==> flow/design.v (excerpt) <==
module aoc_day2 (
    input         clock,
    input         reset,
    input  [63:0] data_value,
    input         data_valid,
    output        data_ready,
    output        result_valid,
    output [63:0] result_value
);
For scale: ~400 flip-flops, about 130 I/O pins, roughly 24000 um^2 of cells after synthesis.
clock: 3.27 ns
lec_check: 0
cap_margin: 15
core_margin: 2
core_utilization: 72
cts_cluster_diameter: 50
cts_cluster_size: 30
min_routing_layer: met1
place_density: 0.66
setup_slack_margin: 0.82
slew_margin: 30
tns_end_percent: 95
run.sh (not shown) runs the stock make flow with config.mk's settings and CLKGATE_MAP_FILE=.
The starting point never finished: it broke off in global routing on DPL-0038.
Rerun with:
--- a/flow/config.mk
+++ b/flow/config.mk
@@ -7,6 +7,5 @@
 export LEC_CHECK = 0
-export CAP_MARGIN = 15
+export CAP_MARGIN = 20
 export CORE_MARGIN = 2
-export CORE_UTILIZATION = 72
-export CTS_CLUSTER_DIAMETER = 50
+export CORE_UTILIZATION = 58
 export CTS_CLUSTER_SIZE = 30
@@ -14,3 +13,2 @@
 export PLACE_DENSITY = 0.66
-export SETUP_SLACK_MARGIN = 0.82
 export SLEW_MARGIN = 30
==> flow/constraint.sdc (replaced) <==
create_clock -name core_clock -period 3.01 [get_ports {clock}]
set_input_delay 0.6020 -clock core_clock [delete_from_list [all_inputs] [get_ports {clock}]]
set_output_delay 0.6020 -clock core_clock [all_outputs]
set_load 0.01 [all_outputs]
=> The changed run finished with negative setup slack left. Die area goes up by a quarter to a third. Synthesized area stays the same. Synthesized cell count is unchanged.
Rerun with:
--- a/flow/config.mk
+++ b/flow/config.mk
@@ -9,7 +9,3 @@
 export CORE_MARGIN = 2
-export CORE_UTILIZATION = 58
-export CTS_CLUSTER_SIZE = 30
-export MIN_ROUTING_LAYER = met1
-export PLACE_DENSITY = 0.66
-export SLEW_MARGIN = 30
-export TNS_END_PERCENT = 95
+export CORE_UTILIZATION = 40
+export SLEW_MARGIN = 20
==> flow/constraint.sdc (replaced) <==
create_clock -name core_clock -period 5.0 [get_ports {clock}]
set_input_delay 1.0000 -clock core_clock [delete_from_list [all_inputs] [get_ports {clock}]]
set_output_delay 1.0000 -clock core_clock [all_outputs]
set_load 0.01 [all_outputs]
With this change the flow produced a clean layout.
Cell count goes down by 0.64%.
Via count drops by about 5.5%.
Routed wire length goes down by 1.2%.
Power decreases by 44%.
Clock skew rises by 22 ps.


aoc_day2 again, from the RTL that the note above started with.
// aoc_day2
module aoc_day2 (
    input         clock,
    input         reset,
    input  [63:0] data_value,
    input         data_valid,
    output        data_ready,
    output        result_valid,
    output [63:0] result_value
);
==> flow/config.mk <==
export PLATFORM = sky130hd
export DESIGN_NAME = aoc_day2
export DESIGN_NICKNAME = aoc_day2
export VERILOG_FILES = /design/flow/design.v
export SDC_FILE = /design/flow/constraint.sdc
export NUM_CORES = 4
export LEC_CHECK = 0
export CAP_MARGIN = 20
export CORE_MARGIN = 2
export CORE_UTILIZATION = 28
export CTS_CLUSTER_SIZE = 30
export MIN_ROUTING_LAYER = met1
export PLACE_DENSITY = 0.37
export SLEW_MARGIN = 30
export TNS_END_PERCENT = 95
==> flow/constraint.sdc <==
create_clock -name core_clock -period 2.75 [get_ports {clock}]
set_input_delay 0.5500 -clock core_clock [delete_from_list [all_inputs] [get_ports {clock}]]
set_output_delay 0.5500 -clock core_clock [all_outputs]
set_load 0.01 [all_outputs]
The baseline reached the layout checks and failed them: setup timing.
==> next run, changes <==
==> flow/config.mk (replaced) <==
export PLATFORM = sky130hd
export DESIGN_NAME = aoc_day2
export DESIGN_NICKNAME = aoc_day2
export VERILOG_FILES = /design/flow/design.v
export SDC_FILE = /design/flow/constraint.sdc
export NUM_CORES = 4
export LEC_CHECK = 0
export CAP_MARGIN = 20
export CORE_MARGIN = 2
export CORE_UTILIZATION = 10
export SLEW_MARGIN = 20
==> flow/constraint.sdc (replaced) <==
create_clock -name core_clock -period 5.62 [get_ports {clock}]
set_input_delay 1.1240 -clock core_clock [delete_from_list [all_inputs] [get_ports {clock}]]
set_output_delay 1.1240 -clock core_clock [all_outputs]
set_load 0.01 [all_outputs]
The changed run ran to the end with no violations.
Area after synthesis stays the same.
Clock power drops by 57%.
Worst setup slack gets better by 2.0 ns.
Cell area drops by 16%.
Register-to-register slack gets better by 2.0 ns.
Wire length drops by 11%.
Combinational power drops by 70%.
Die area climbs to 2.8 times its value.
Sequential share of layout area climbs by 4.1 points.
Via count drops by 7.4%.
Synthesized cell count stays the same.
==> next run, changes <==
--- a/flow/config.mk
+++ b/flow/config.mk
@@ -8,4 +8,4 @@
 export CAP_MARGIN = 20
 export CORE_MARGIN = 2
-export CORE_UTILIZATION = 10
+export CORE_UTILIZATION = 63
 export SLEW_MARGIN = 20
Outcome: Total power falls by 1.9%. Critical path depth climbs by 1. Sequential share of layout area rises by 3.4 points. Sequential power hardly moves. Global-route usage goes up by 26 points. Wire length fell by 21%. Non-clock buffer count decreases by 4.
==> next run, changes <==
--- a/flow/config.mk
+++ b/flow/config.mk
@@ -8,4 +8,5 @@
 export CAP_MARGIN = 20
 export CORE_MARGIN = 2
-export CORE_UTILIZATION = 63
+export CORE_UTILIZATION = 67
+export CTS_CLUSTER_SIZE = 20
 export SLEW_MARGIN = 20
==> flow/constraint.sdc (replaced) <==
create_clock -name core_clock -period 3.35 [get_ports {clock}]
set_input_delay 0.6700 -clock core_clock [delete_from_list [all_inputs] [get_ports {clock}]]
set_output_delay 0.6700 -clock core_clock [all_outputs]
set_load 0.01 [all_outputs]
Area after synthesis does not change.
Via count is higher by about 2.6%.
Wire length rises by 3.9%.
Count of clock-buffer cells in the layout is unchanged.
Core utilization is higher by 6.8 points.
==> next run, changes <==
--- a/flow/config.mk
+++ b/flow/config.mk
@@ -8,5 +8,5 @@
 export CAP_MARGIN = 20
 export CORE_MARGIN = 2
-export CORE_UTILIZATION = 67
-export CTS_CLUSTER_SIZE = 20
+export CORE_UTILIZATION = 66
+export CTS_CLUSTER_DIAMETER = 62
 export SLEW_MARGIN = 20
==> flow/constraint.sdc (replaced) <==
create_clock -name core_clock -period 4.07 [get_ports {clock}]
set_input_delay 0.8140 -clock core_clock [delete_from_list [all_inputs] [get_ports {clock}]]
set_output_delay 0.8140 -clock core_clock [all_outputs]
set_load 0.01 [all_outputs]
- cell area went down by 2.1%
- sequential cell count is unchanged
- non-clock buffer count falls by 58
- register-to-register slack is better by 0.38 ns
- worst setup slack improves by 0.38 ns
- wire length went down by 2.6%
- sequential power decreases by about 16%
- first-iteration DRC count increases by 4.8%
No activity file was given, so power comes from the tool's default toggle rates.
